==> flow/design.v (excerpt) <==
module alu16bit (
  input clk,                 
  input reset,               
  input [2:0] operation,     
  input [15:0] operand_A,
  input [15:0] operand_B,
  output reg [31:0] result, 
  output reg carry_flag,
  output reg zero_flag
);
clock: 12.4 ns
lec_check: 0
abc_area: 0
cap_margin: 5
cell_pad_in_sites_detail_placement: 2
core_margin: 5
core_utilization: 60
cts_cluster_diameter: 102
cts_cluster_size: 12
gpl_routability_driven: 1
max_routing_layer: met4
min_routing_layer: met1
place_density_lb_addon: 0.18
setup_slack_margin: 0.85
slew_margin: 20
tns_end_percent: 40
run.sh (not shown) runs the stock make flow with config.mk's settings and CLKGATE_MAP_FILE=.
The baseline ended with an error in 3_5_place_dp on DPL-0033.
Then changed:
==> flow/config.mk (replaced) <==
export PLATFORM = sky130hd
export DESIGN_NAME = alu16bit
export DESIGN_NICKNAME = alu16bit
export VERILOG_FILES = /design/flow/design.v
export SDC_FILE = /design/flow/constraint.sdc
export NUM_CORES = 4
export LEC_CHECK = 0
export CAP_MARGIN = 20
export CORE_MARGIN = 2
export CORE_UTILIZATION = 39
export SLEW_MARGIN = 20
==> flow/constraint.sdc (replaced) <==
create_clock -name core_clock -period 7.11 [get_ports {clk}]
set_input_delay 1.4220 -clock core_clock [delete_from_list [all_inputs] [get_ports {clk}]]
set_output_delay 1.4220 -clock core_clock [all_outputs]
set_load 0.01 [all_outputs]
After rerunning:
- The new run finished clean
- die area increases by well over a third
- synthesized area does not change
- synthesized cell count does not change
Then changed:
--- a/flow/config.mk
+++ b/flow/config.mk
@@ -10 +10,3 @@
-export CORE_UTILIZATION = 39
+export CORE_UTILIZATION = 65
+export CTS_CLUSTER_SIZE = 57
+export MAX_ROUTING_LAYER = met4
==> flow/constraint.sdc (replaced) <==
create_clock -name core_clock -period 7.2 [get_ports {clk}]
set_input_delay 1.4400 -clock core_clock [delete_from_list [all_inputs] [get_ports {clk}]]
set_output_delay 1.4400 -clock core_clock [all_outputs]
set_load 0.01 [all_outputs]
This time the run aborted during 5_1_grt, error GRT-0116.
Synthesized cell count is unchanged.
Synthesized area stays the same.
Die size fell by 39%.

---

Starting RTL as in the previous note.
export LEC_CHECK = 0
export CAP_MARGIN = 10
export CELL_PAD_IN_SITES_GLOBAL_PLACEMENT = 3
export CORE_MARGIN = 8
export CORE_UTILIZATION = 40
export CTS_CLUSTER_DIAMETER = 107
export GPL_ROUTABILITY_DRIVEN = 0
export GPL_TIMING_DRIVEN = 0
export PLACE_DENSITY_LB_ADDON = 0.14
export SETUP_SLACK_MARGIN = -0.55
export SLEW_MARGIN = 5
export TNS_END_PERCENT = 5
create_clock -name core_clock -period 7.2 [get_ports {clk}]
The starting point reached the layout checks and failed them: negative setup slack.
Edit:
- CAP_MARGIN: 10 -> 20
- CELL_PAD_IN_SITES_GLOBAL_PLACEMENT: 3 -> unset
- CORE_MARGIN: 8 -> 2
- CORE_UTILIZATION: 40 -> 69
- CTS_CLUSTER_DIAMETER: 107 -> 358
- GPL_ROUTABILITY_DRIVEN: 0 -> unset
- GPL_TIMING_DRIVEN: 0 -> unset
- PLACE_DENSITY: unset -> 0.66
- PLACE_DENSITY_LB_ADDON: 0.14 -> unset
- SETUP_SLACK_MARGIN: -0.55 -> unset
- SLEW_MARGIN: 5 -> 20
Result: The changed run stopped in global routing on GRT-0116; die area decreases by 48%; synthesized area stays the same; synthesized cell count stays the same.

---

## run 1
Starting RTL as in the previous note.
// alu16bit
module alu16bit (
  input clk,                 
  input reset,               
  input [2:0] operation,     
  input [15:0] operand_A,
  input [15:0] operand_B,
  output reg [31:0] result, 
  output reg carry_flag,
  output reg zero_flag
);
make LEC_CHECK=0 CAP_MARGIN=20 CORE_MARGIN=2 CORE_UTILIZATION=72 CTS_CLUSTER_DIAMETER=235 CTS_CLUSTER_SIZE=44 SLEW_MARGIN=20 finish   # period 5.62 ns
Run 1 got as far as 4_1_cts, where a tool error ended the run.
## Diff of input files: run 2 against run 1
Settings: swapping 44 for 100 in CTS_CLUSTER_SIZE; clearing CTS_CLUSTER_DIAMETER, which used to be 235; putting ABC_AREA at 1 where nothing was set; swapping 72 for 69 in CORE_UTILIZATION; swapping 5.62 for 7.11 in the clock period (ns, I/O delays scaled along).
### Flow results
- Across run 1 and run 2, no clean finish was achieved.
- Run 2 terminated abnormally: 5_1_grt reported GRT-0232.
- Per the comparison of run 2 with run 1, share of synthesized area occupied by flip-flops and latches went down by 0.49 points; instance tally after logic synthesis now sits higher.
- Between run 1 and run 2, the flow reports synthesized area increasing by a little under 10%.
- Re die height: run 2 is 6.9% up on run 1.
- Delta (run 2 minus run 1): effective utilization at floorplan fell 2.7 points; number of placement rows saw an increase; detailed placer's ending HPWL picked up an extra 3.2%; yosys synthesis chip area grew by 9.9%.
- | die area | run 2 vs run 1 | worse |
- Summary: with run 1 as the reference, number of placed instances, taps included in run 2 moved up by more than 10%.
The inputs of run 3 differ from those of run 2 as listed below.
Settings: CTS_CLUSTER_SIZE: 100 -> unset; TNS_END_PERCENT: unset -> 5; CORE_UTILIZATION: 69 -> 58; ABC_AREA: 1 -> unset; the clock period (ns, I/O delays scaled along): 7.11 -> 7.2.
Taking run 2 as the reference, in run 3 core region area increased 1600 sq um, chip area estimate from yosys synthesis decreased about 9%, width of the chip increased 3.9%. Run 3 ran in full, but the layout does not pass; the checks complain about negative setup slack. Run 2 fits on a die that is smaller than the die of run 3. Run 3 against run 2: xor and xnor fraction of the mapped netlist area up 2.5 points; synthesized area lost 1200 sq um.
diff inputs: run 3 => run 4
Settings: CORE_UTILIZATION: 58 -> 53; SETUP_SLACK_MARGIN: unset -> -0.22; PLACE_DENSITY: unset -> 0.91; TNS_END_PERCENT: 5 -> unset.
[summary]
- Although run 4 finished all stages, its layout failed final checks on negative setup slack.
- sky130_fd_sc_hd__fa_1 as the cell with the largest stage delay on the worst path was reported by run 4, and sky130_fd_sc_hd__fa_2 by run 3.
- Diff run 3..run 4 | net count after synthesis | unchanged
- Of run 4 and run 3, the run reporting the lower horizontal die dimension was run 3.
- Summary: with run 3 as the reference, number of gates resized after cts in run 4 moved down by more than half.
- Diff run 3 -> run 4: cell count along the critical path down about 12%.
- Taking run 3 as the reference, in run 4 via count of the first global-routing pass neither gained nor lost much; sequential share of layout area saw an increase.
- Run 4 — transition time at the pin with the least slew margin 0.017 ns higher, run 3 as reference
- Run 4 -> run 3: number of buffers added by the clock tree synthesis step delta 0, exact match
diff inputs: run 4 => run 5
Settings: CORE_UTILIZATION now 67, was 53; PLACE_DENSITY no longer set, was 0.91; MAX_ROUTING_LAYER now met4, previously not set; CTS_CLUSTER_DIAMETER now 358, previously not set; SETUP_SLACK_MARGIN no longer set, was -0.22; TNS_END_PERCENT now 5, previously not set.
Results
Quantity of I/O buffers inserted on ports delta (run 5 -> run 4): insignificant. Diff run 5..run 4 | post-placement cell area | negligible. Measured against each other, run 4 and run 5 differ in overall die height, the higher figure coming from run 4. Between run 4 and run 5, the post-cts resize count is lower for run 4. FAIL run 5 @ 5_1_grt: tool exited with error. Taking run 4 as the reference, in run 5 synthesized chip area reported by yosys barely changed, area of the chip went down, area fraction in xor and xnor cells barely changed, last weighted congestion value of the routability-driven placer climbed about 12%, initial core utilization went up. Run 4 has a higher total instance count after detailed placement than run 5.
